// enc_bundler_top
module enc_bundler_top(
	input  wire 						clk,
	input  wire 						nrst,
	input  wire 						bundling_features,
	input  wire [617-1:0]	bits_to_bundle,
	output logic 						encoded_bit
	);
clock: 6.28 ns
lec_check: 0
abc_area: 1
cap_margin: 20
cell_pad_in_sites_global_placement: 0
core_aspect_ratio: 0.54
core_margin: 2
core_utilization: 66
cts_cluster_diameter: 222
gpl_routability_driven: 1
gpl_timing_driven: 1
max_routing_layer: met5
setup_slack_margin: 0.3
slew_margin: 20
tns_end_percent: 60
run.sh (not shown) runs the stock make flow with config.mk's settings and CLKGATE_MAP_FILE=.
The baseline stopped in 5_1_grt.
Change:
Settings changed: CORE_UTILIZATION 66 to 72, PLACE_DENSITY_LB_ADDON from default to 0.02, SETUP_SLACK_MARGIN 0.3 to 1.84.
=> With this change the flow failed in 3_5_place_dp on DPL-0038; die area drops by 8.1%; synthesized area does not change; synthesized cell count is unchanged.
Change:
Settings changed: CELL_PAD_IN_SITES_GLOBAL_PLACEMENT 0 to default, CORE_ASPECT_RATIO 0.54 to default, CTS_CLUSTER_DIAMETER 222 to default, GPL_ROUTABILITY_DRIVEN 1 to default, GPL_TIMING_DRIVEN 1 to default, MAX_ROUTING_LAYER met5 to default, PLACE_DENSITY from default to 0.6, PLACE_DENSITY_LB_ADDON 0.02 to default, SETUP_SLACK_MARGIN 1.84 to default, TNS_END_PERCENT 60 to default.
Clock period 6.28 ns to 3.29 ns, I/O delays scaled along.
What happened: With this change the flow ended with an error in 3_2_place_iop on PPL-0024; synthesized area stays the same; synthesized cell count stays the same; die area barely changes.
Change:
Settings changed: ABC_AREA 1 to default, CORE_UTILIZATION 72 to 40.
Clock period 3.29 ns to 12.5 ns, I/O delays scaled along.
After rerunning:
- The new run finished clean
- area after synthesis goes down by 0.51%
- die size goes up by 77%
- synthesized cell count goes down by 2.1%
Change:
Clock period 12.5 ns to 11.8 ns, I/O delays scaled along.
Effect: The new run finished clean; setup slack is worse by 510 ps; worst hold slack stays flat; die size does not change; cell area hardly moves; first-iteration DRC count rose by 22%; utilization barely changes; cell count barely changes; sequential cell count is unchanged.
Change:
Settings changed: CORE_UTILIZATION 40 to 58, CTS_CLUSTER_SIZE from default to 79, PLACE_DENSITY 0.6 to default, SETUP_SLACK_MARGIN from default to -0.45.
Clock period 11.8 ns to 6.53 ns, I/O delays scaled along.
What happened: This time the run ran to the end with violations: negative setup slack; critical path depth shrinks by 3; cell count shrinks by 4.6%; wire length stays flat; worst setup slack got worse by 4200 ps; design area goes down by 0.41%.


== run A ==
The RTL this note starts from:
==> flow/design.v <==
module enc_bundler(
	input wire 						bundling_features,
    input wire [617-1:0]	bits_to_bundle,
    output wire 					thresholded_bit
    );
	localparam integer ENCODING_BIT_THR = 6;
    logic [1:0] tree_add_lvl_0	[0:307];
    wire  [2:0] tree_add_lvl_1	[0:153];
    wire  [3:0] tree_add_lvl_2	[0:76];
    wire  [4:0] tree_add_lvl_3	[0:38];
    wire  [5:0] tree_add_lvl_4	[0:18];
    wire  [6:0] tree_add_lvl_5	[0:9];
    wire  [7:0] tree_add_lvl_6	[0:4];
    wire  [8:0] tree_add_lvl_7	[0:1];
    wire  [9:0] tree_add_lvl_8;
    wire  [9:0] accumulated_sum;
	always_comb begin
			for (int i = 0; i < 308; i++ ) begin
			  tree_add_lvl_0[i] = bits_to_bundle[2*i] + bits_to_bundle[(2*i)+1];
			end
	end
    for (genvar i = 0; i < 154; i++ ) begin
      assign tree_add_lvl_1[i] = tree_add_lvl_0[2*i] + tree_add_lvl_0[(2*i)+1];
    end
    for (genvar i = 0; i < 77; i++ ) begin
      assign tree_add_lvl_2[i] = tree_add_lvl_1[2*i] + tree_add_lvl_1[(2*i)+1];
    end
    for (genvar i = 0; i < 38; i++ ) begin
      assign tree_add_lvl_3[i] = tree_add_lvl_2[2*i] + tree_add_lvl_2[(2*i)+1];
    end
    assign tree_add_lvl_3[38] = tree_add_lvl_2[76] + bits_to_bundle[616];
    for (genvar i = 0; i < 19; i++ ) begin
      assign tree_add_lvl_4[i] = tree_add_lvl_3[2*i] + tree_add_lvl_3[(2*i)+1];
    end
    for (genvar i = 0; i < 9; i++ ) begin
      assign tree_add_lvl_5[i] = tree_add_lvl_4[2*i] + tree_add_lvl_4[(2*i)+1];
    end
    assign tree_add_lvl_5[9] = tree_add_lvl_4[18] + tree_add_lvl_3[38];
    for (genvar i = 0; i < 5; i++ ) begin
      assign tree_add_lvl_6[i] = tree_add_lvl_5[2*i] + tree_add_lvl_5[(2*i)+1];
    end
    for (genvar i = 0; i < 2; i++ ) begin
      assign tree_add_lvl_7[i] = tree_add_lvl_6[2*i] + tree_add_lvl_6[(2*i)+1];
    end
    assign tree_add_lvl_8 = tree_add_lvl_7[0] + tree_add_lvl_7[1];
    assign accumulated_sum = tree_add_lvl_8 + tree_add_lvl_6[4]; 
    assign thresholded_bit = (accumulated_sum > ENCODING_BIT_THR) ? 1'b1 : 1'b0;
endmodule  
module enc_bundler_top(
	input  wire 						clk,
	input  wire 						nrst,
	input  wire 						bundling_features,
	input  wire [617-1:0]	bits_to_bundle,
	output logic 						encoded_bit
	);
	wire thresholded_bit;
	enc_bundler ENC_BUNDLER(
		.bundling_features					(bundling_features),
		.bits_to_bundle						(bits_to_bundle),
		.thresholded_bit					(thresholded_bit)
	);
	always_ff @(posedge clk or negedge nrst) begin
		if (!nrst) begin
			encoded_bit <= 1'b0;
		end
		else if (bundling_features) begin
			encoded_bit <= thresholded_bit;
		end
		else begin
			encoded_bit <= encoded_bit;
		end
	end
endmodule
==> flow/config.mk <==
export PLATFORM = sky130hd
export DESIGN_NAME = enc_bundler_top
export DESIGN_NICKNAME = enc_bundler_top
export VERILOG_FILES = /design/flow/design.v
export SDC_FILE = /design/flow/constraint.sdc
export NUM_CORES = 4
export LEC_CHECK = 0
export CAP_MARGIN = 20
export CELL_PAD_IN_SITES_GLOBAL_PLACEMENT = 1
export CORE_ASPECT_RATIO = 0.5
export CORE_MARGIN = 2
export CORE_UTILIZATION = 45
export CTS_CLUSTER_DIAMETER = 333
export CTS_CLUSTER_SIZE = 82
export GPL_ROUTABILITY_DRIVEN = 1
export GPL_TIMING_DRIVEN = 0
export MAX_ROUTING_LAYER = met5
export PLACE_DENSITY = 0.38
export SETUP_SLACK_MARGIN = -1.15
export SLEW_MARGIN = 20
export TNS_END_PERCENT = 10
==> flow/constraint.sdc <==
create_clock -name core_clock -period 12.5 [get_ports {clk}]
set_input_delay 2.5000 -clock core_clock [delete_from_list [all_inputs] [get_ports {clk}]]
set_output_delay 2.5000 -clock core_clock [all_outputs]
set_load 0.01 [all_outputs]
Here is what was changed in the inputs of run B compared with run A.
- putting PLACE_DENSITY_LB_ADDON at 0.24 where nothing was set
- swapping 333 for 80 in CTS_CLUSTER_DIAMETER
- clearing PLACE_DENSITY, which used to be 0.38
- swapping -1.15 for -1.24 in SETUP_SLACK_MARGIN
- swapping 0.5 for 1.2 in CORE_ASPECT_RATIO
- swapping 82 for 72 in CTS_CLUSTER_SIZE
==> results <==
- Layout-stage area growth over the synthesis result is higher on run A
- For the initial antenna violation count, run B came in 1 higher than run A did.
- Run A → run B: cell area closely matched the old numbers.
Modified inputs, run C compared to run B
- CTS_CLUSTER_SIZE: 72 -> 90
- MIN_ROUTING_LAYER: unset -> met2
- GPL_TIMING_DRIVEN: 0 -> unset
- SETUP_SLACK_MARGIN: -1.24 -> unset
- GPL_ROUTABILITY_DRIVEN: 1 -> unset
- CORE_ASPECT_RATIO: 1.2 -> unset
- MAX_ROUTING_LAYER: met5 -> unset
- CORE_UTILIZATION: 45 -> 27
- CTS_CLUSTER_DIAMETER: 80 -> 395
- CELL_PAD_IN_SITES_GLOBAL_PLACEMENT: 1 -> unset
- TNS_END_PERCENT: 10 -> unset
- PLACE_DENSITY_LB_ADDON: 0.24 -> 0.04
## What came out
- Every stage of the flow completed for run C, and the final layout passed the timing, design-rule and antenna checks.
- Relative to run B, number of placed instances, taps included increased by 363 in run C.
- Synthesized area: run C vs run B identical
- Diff run B -> run C | wire length | up by more than 10%
- Diff run B..run C | total congestion overflow | unchanged
- Run B → run C: core utilization at floorplan dropped 18 points.
- Summary — end-of-flow core utilization, run C relative to run B: lower, by 25 points.
- Compared to run B, run C reaches a lower achievable clock.
What run D does differently from run C at the input level:
- GPL_ROUTABILITY_DRIVEN now 0, previously not set
- ABC_AREA now 0, previously not set
- CELL_PAD_IN_SITES_DETAIL_PLACEMENT now 2, previously not set
- CORE_UTILIZATION now 55, was 27
- TNS_END_PERCENT now 60, previously not set
- CORE_ASPECT_RATIO now 1.94, previously not set
- CTS_CLUSTER_DIAMETER now 320, was 395
- SLEW_MARGIN now 15, was 20
- CELL_PAD_IN_SITES_GLOBAL_PLACEMENT now 1, previously not set
- HOLD_SLACK_MARGIN now 0.17, previously not set
- MIN_ROUTING_LAYER no longer set, was met2
- CTS_CLUSTER_SIZE now 59, was 90
Findings:
- Across both runs, die size was lower for run D than for run C.
- For the vertical die size, run D came in about 2.4% lower than run C did.
- Run D ends up with a initial cell density of the core that is 28 points higher than in run C.
- Run C and run D: one clean run, run C; the rest did not finish clean.
- The flow ended early for run D: it failed with a tool error in 3_5_place_dp.
- [compare] base=run C new=run D: post-synthesis async set-or-reset flop share was more or less identical; x dimension of the die went down by 49%; floorplan row count went down by about 2.2%; yosys-reported design area after synthesis was more or less identical.


Starts from the design.v that is shown in full above.
export LEC_CHECK = 0
export CAP_MARGIN = 20
export CORE_ASPECT_RATIO = 1.97
export CORE_MARGIN = 8
export CORE_UTILIZATION = 55
export CTS_CLUSTER_DIAMETER = 272
export CTS_CLUSTER_SIZE = 90
export MIN_ROUTING_LAYER = met1
export PLACE_DENSITY_LB_ADDON = 0.04
export SETUP_SLACK_MARGIN = -1.24
export SLEW_MARGIN = 20
create_clock -name core_clock -period 12.5 [get_ports {clk}]
The first run finished with timing, DRC and antenna clean.
Change:
Settings changed: CORE_ASPECT_RATIO 1.97 to default, CORE_MARGIN 8 to 2, GPL_TIMING_DRIVEN from default to 0, PLACE_DENSITY from default to 0.61, PLACE_DENSITY_LB_ADDON 0.04 to default, SETUP_SLACK_MARGIN -1.24 to default, TNS_END_PERCENT from default to 5.
First-iteration DRC count came out higher by 18%; final area is about the same; synthesized area is unchanged; wire length came out lower by 9.1%; via count shrinks by 0.88%; setup slack is better by 0.0031 ns; die area is lower by 13%.


Starts from the design.v that is shown in full above.
make LEC_CHECK=0 CAP_MARGIN=20 CORE_MARGIN=2 CORE_UTILIZATION=27 CTS_CLUSTER_DIAMETER=281 CTS_CLUSTER_SIZE=90 MIN_ROUTING_LAYER=met2 PLACE_DENSITY_LB_ADDON=0.04 SETUP_SLACK_MARGIN=-0.88 SLEW_MARGIN=20 TNS_END_PERCENT=10 finish   # period 12.5 ns
==> next run, changes <==
- ABC_AREA: default -> 1
- CELL_PAD_IN_SITES_GLOBAL_PLACEMENT: default -> 2
- CORE_ASPECT_RATIO: default -> 0.5
- CORE_UTILIZATION: 27 -> 40
- CTS_CLUSTER_DIAMETER: 281 -> 198
- CTS_CLUSTER_SIZE: 90 -> default
- HOLD_SLACK_MARGIN: default -> 0.15
- MIN_ROUTING_LAYER: met2 -> default
- PLACE_DENSITY_LB_ADDON: 0.04 -> default
- SETUP_SLACK_MARGIN: -0.88 -> default
- TNS_END_PERCENT: 10 -> default
=>
- worst hold slack degrades by 0.087 ns
- routed wire length shrinks by about a fifth
- fmax came out higher by a few percent
- register-to-register slack gains 0.07 ns
==> next run, changes <==
- ABC_AREA: 1 -> default
- CELL_PAD_IN_SITES_GLOBAL_PLACEMENT: 2 -> 1
- CORE_ASPECT_RATIO: 0.5 -> 1.2
- CORE_UTILIZATION: 40 -> 45
- CTS_CLUSTER_DIAMETER: 198 -> 399
- CTS_CLUSTER_SIZE: default -> 70
- GPL_ROUTABILITY_DRIVEN: default -> 1
- GPL_TIMING_DRIVEN: default -> 0
- HOLD_SLACK_MARGIN: 0.15 -> default
- MAX_ROUTING_LAYER: default -> met5
- PLACE_DENSITY: default -> 0.38
- SETUP_SLACK_MARGIN: default -> -1.15
- TNS_END_PERCENT: default -> 10
The new run passed the timing, design-rule and antenna checks.
First-iteration DRC count goes up by 47%.
Worst setup slack is worse by 0.25 ns.
Via count rose by 0.53%.
==> next run, changes <==
- CELL_PAD_IN_SITES_GLOBAL_PLACEMENT: 1 -> default
- CORE_ASPECT_RATIO: 1.2 -> default
- CORE_UTILIZATION: 45 -> 55
- CTS_CLUSTER_DIAMETER: 399 -> 272
- CTS_CLUSTER_SIZE: 70 -> 90
- GPL_ROUTABILITY_DRIVEN: 1 -> default
- GPL_TIMING_DRIVEN: 0 -> default
- MAX_ROUTING_LAYER: met5 -> default
- MIN_ROUTING_LAYER: default -> met1
- PLACE_DENSITY: 0.38 -> 0.83
- TNS_END_PERCENT: 10 -> default
Via count rises by about 3.7%.
Cell count is lower by about 3%.
Synthesized cell count stays the same.
Worst hold slack got worse by 0.11 ns.
Final area shrinks by 0.44%.
Register-to-register slack gains 0.11 ns.
Global-route usage rose by 8.1 points.
Die area drops by 18%.
Wire length grows by 12%.
==> next run, changes <==
- CORE_ASPECT_RATIO: default -> 0.5
- CORE_MARGIN: 2 -> 9
- PLACE_DENSITY: 0.83 -> 0.35
- SETUP_SLACK_MARGIN: -1.15 -> default
=> The new run completed with no timing, DRC or antenna violations. Area after synthesis stays the same. Die area came out higher by 17%. Final cell count stays flat. Critical path depth stays the same. Final area hardly moves. Wire length goes up by 4.4%. Register-to-register slack stays flat. First-iteration DRC count fell by 23%. Flip-flop count does not change. Worst setup slack loses 0.13 ns.


JK:
// enc_bundler_top: RTL as listed in full above, without the edits since
Settings: LEC_CHECK=0, CAP_MARGIN=20, CELL_PAD_IN_SITES_DETAIL_PLACEMENT=1, CELL_PAD_IN_SITES_GLOBAL_PLACEMENT=2, CORE_ASPECT_RATIO=1.7, CORE_MARGIN=2, CORE_UTILIZATION=55, CTS_CLUSTER_DIAMETER=180, CTS_CLUSTER_SIZE=92, GPL_ROUTABILITY_DRIVEN=0, GPL_TIMING_DRIVEN=0, MAX_ROUTING_LAYER=met4, PLACE_DENSITY=0.6, SETUP_SLACK_MARGIN=3.91, SLEW_MARGIN=20; clock period 16.3 ns.
JK did not finish; a tool error ended it in global placement.
Input changes introduced in MS (baseline for comparison: JK):
- swapping met4 for met5 in MAX_ROUTING_LAYER
- swapping 2 for 1 in CELL_PAD_IN_SITES_GLOBAL_PLACEMENT
- swapping 20 for 35 in CAP_MARGIN
- swapping 0 for 1 in GPL_TIMING_DRIVEN
- swapping 16.3 for 13.6 in the clock period (ns, I/O delays scaled along)
==> results <==
- MS: it failed with a tool error in detailed placement, so there are no final results.
- Diff JK..MS | area fraction in mux cells | unchanged
- Synthesized area came out exactly the same in JK and MS.
- MS against JK: number of cells produced by synthesis held, number of placement rows held, area fraction in compound gates held.
- As far as sequential fraction of the synthesis area goes, MS and JK are indistinguishable; the numbers are identical.
Edits applied to the flow inputs when going from MS to AL:
- a deleted CORE_ASPECT_RATIO that had been 1.7
- a deleted CELL_PAD_IN_SITES_DETAIL_PLACEMENT that had been 1
- a deleted CTS_CLUSTER_SIZE that had been 92
- a deleted GPL_ROUTABILITY_DRIVEN that had been 0
- a change of CAP_MARGIN from 35 to 20
- a deleted CTS_CLUSTER_DIAMETER that had been 180
- a change of CORE_UTILIZATION from 55 to 42
- a deleted SETUP_SLACK_MARGIN that had been 3.91
- a deleted CELL_PAD_IN_SITES_GLOBAL_PLACEMENT that had been 1
- a deleted MAX_ROUTING_LAYER that had been met5
- a deleted GPL_TIMING_DRIVEN that had been 1
- a change of the clock period (ns, I/O delays scaled along) from 13.6 to 11.8
[summary]
There was hardly any difference in total I/O pin count between MS and AL. From MS to AL the numbers moved as follows: horizontal extent of the die rose 48%; placeable core region rose 31%. [AL vs MS] vertical die size: lower in AL. AL was carried through to the last stage, and its layout satisfied the timing, design-rule and antenna checks. ~same synthesized cell count in AL and MS. AL -> MS: number of enable-type register cells in the synthesized netlist flat. The initial core utilization number comes out higher for MS vs AL. From MS to AL, post-synthesis simple-gate area fraction did not move at all. AL gives more die size than MS did. Delta (AL minus MS): number of rows in the core area went down by about 12%, area share of and-or/or-and cells after synthesis was more or less identical.
What TR does differently from AL at the input level:
- changing CORE_UTILIZATION from 42 to 56
- setting SETUP_SLACK_MARGIN to 0.53 for the first time
- setting CTS_CLUSTER_SIZE to 51 for the first time
- setting CTS_CLUSTER_DIAMETER to 50 for the first time
- removing PLACE_DENSITY (formerly 0.6)
- changing the clock period (ns, I/O delays scaled along) from 11.8 to 6.53
--- outcome ---
Every stage of TR finished as expected; the final checks, on the other hand, flagged negative setup slack, which means the layout fails.
TR: area enclosed by the die boundary 25% below AL
From AL to TR, final hold violation count did not move at all.
~same global-route wire length before repair in AL and TR
Wire: TR routes less than AL
Instance area at placement for TR: 0.39% down relative to AL
Comparing AL against TR, there is no change at all in synthesized cell count.
The inputs of PW differ from those of TR as listed below.
- CTS_CLUSTER_SIZE: 51 -> 48
- CORE_UTILIZATION: 56 -> 65
- SETUP_SLACK_MARGIN: 0.53 -> unset
- CTS_CLUSTER_DIAMETER: 50 -> unset
- the clock period (ns, I/O delays scaled along): 6.53 -> 10.9
## What came out
TR -> PW: number of flops mapped to enable cells by yosys delta 0, exact match
From TR to PW the numbers moved as follows: area of the core lower, instance tally after logic synthesis roughly the same.
Flow for PW halted at I/O pin placement, error code PPL-0024.
Area of the die in PW vs TR: down about 14%
As of PW, overall die height had fallen by a little under 10% compared to TR.
Going from TR to PW, share of the yosys chip area belonging to registers closely matched the old numbers, share of the core filled by cells before placement +9.7 points, chip width went down by about 7%.
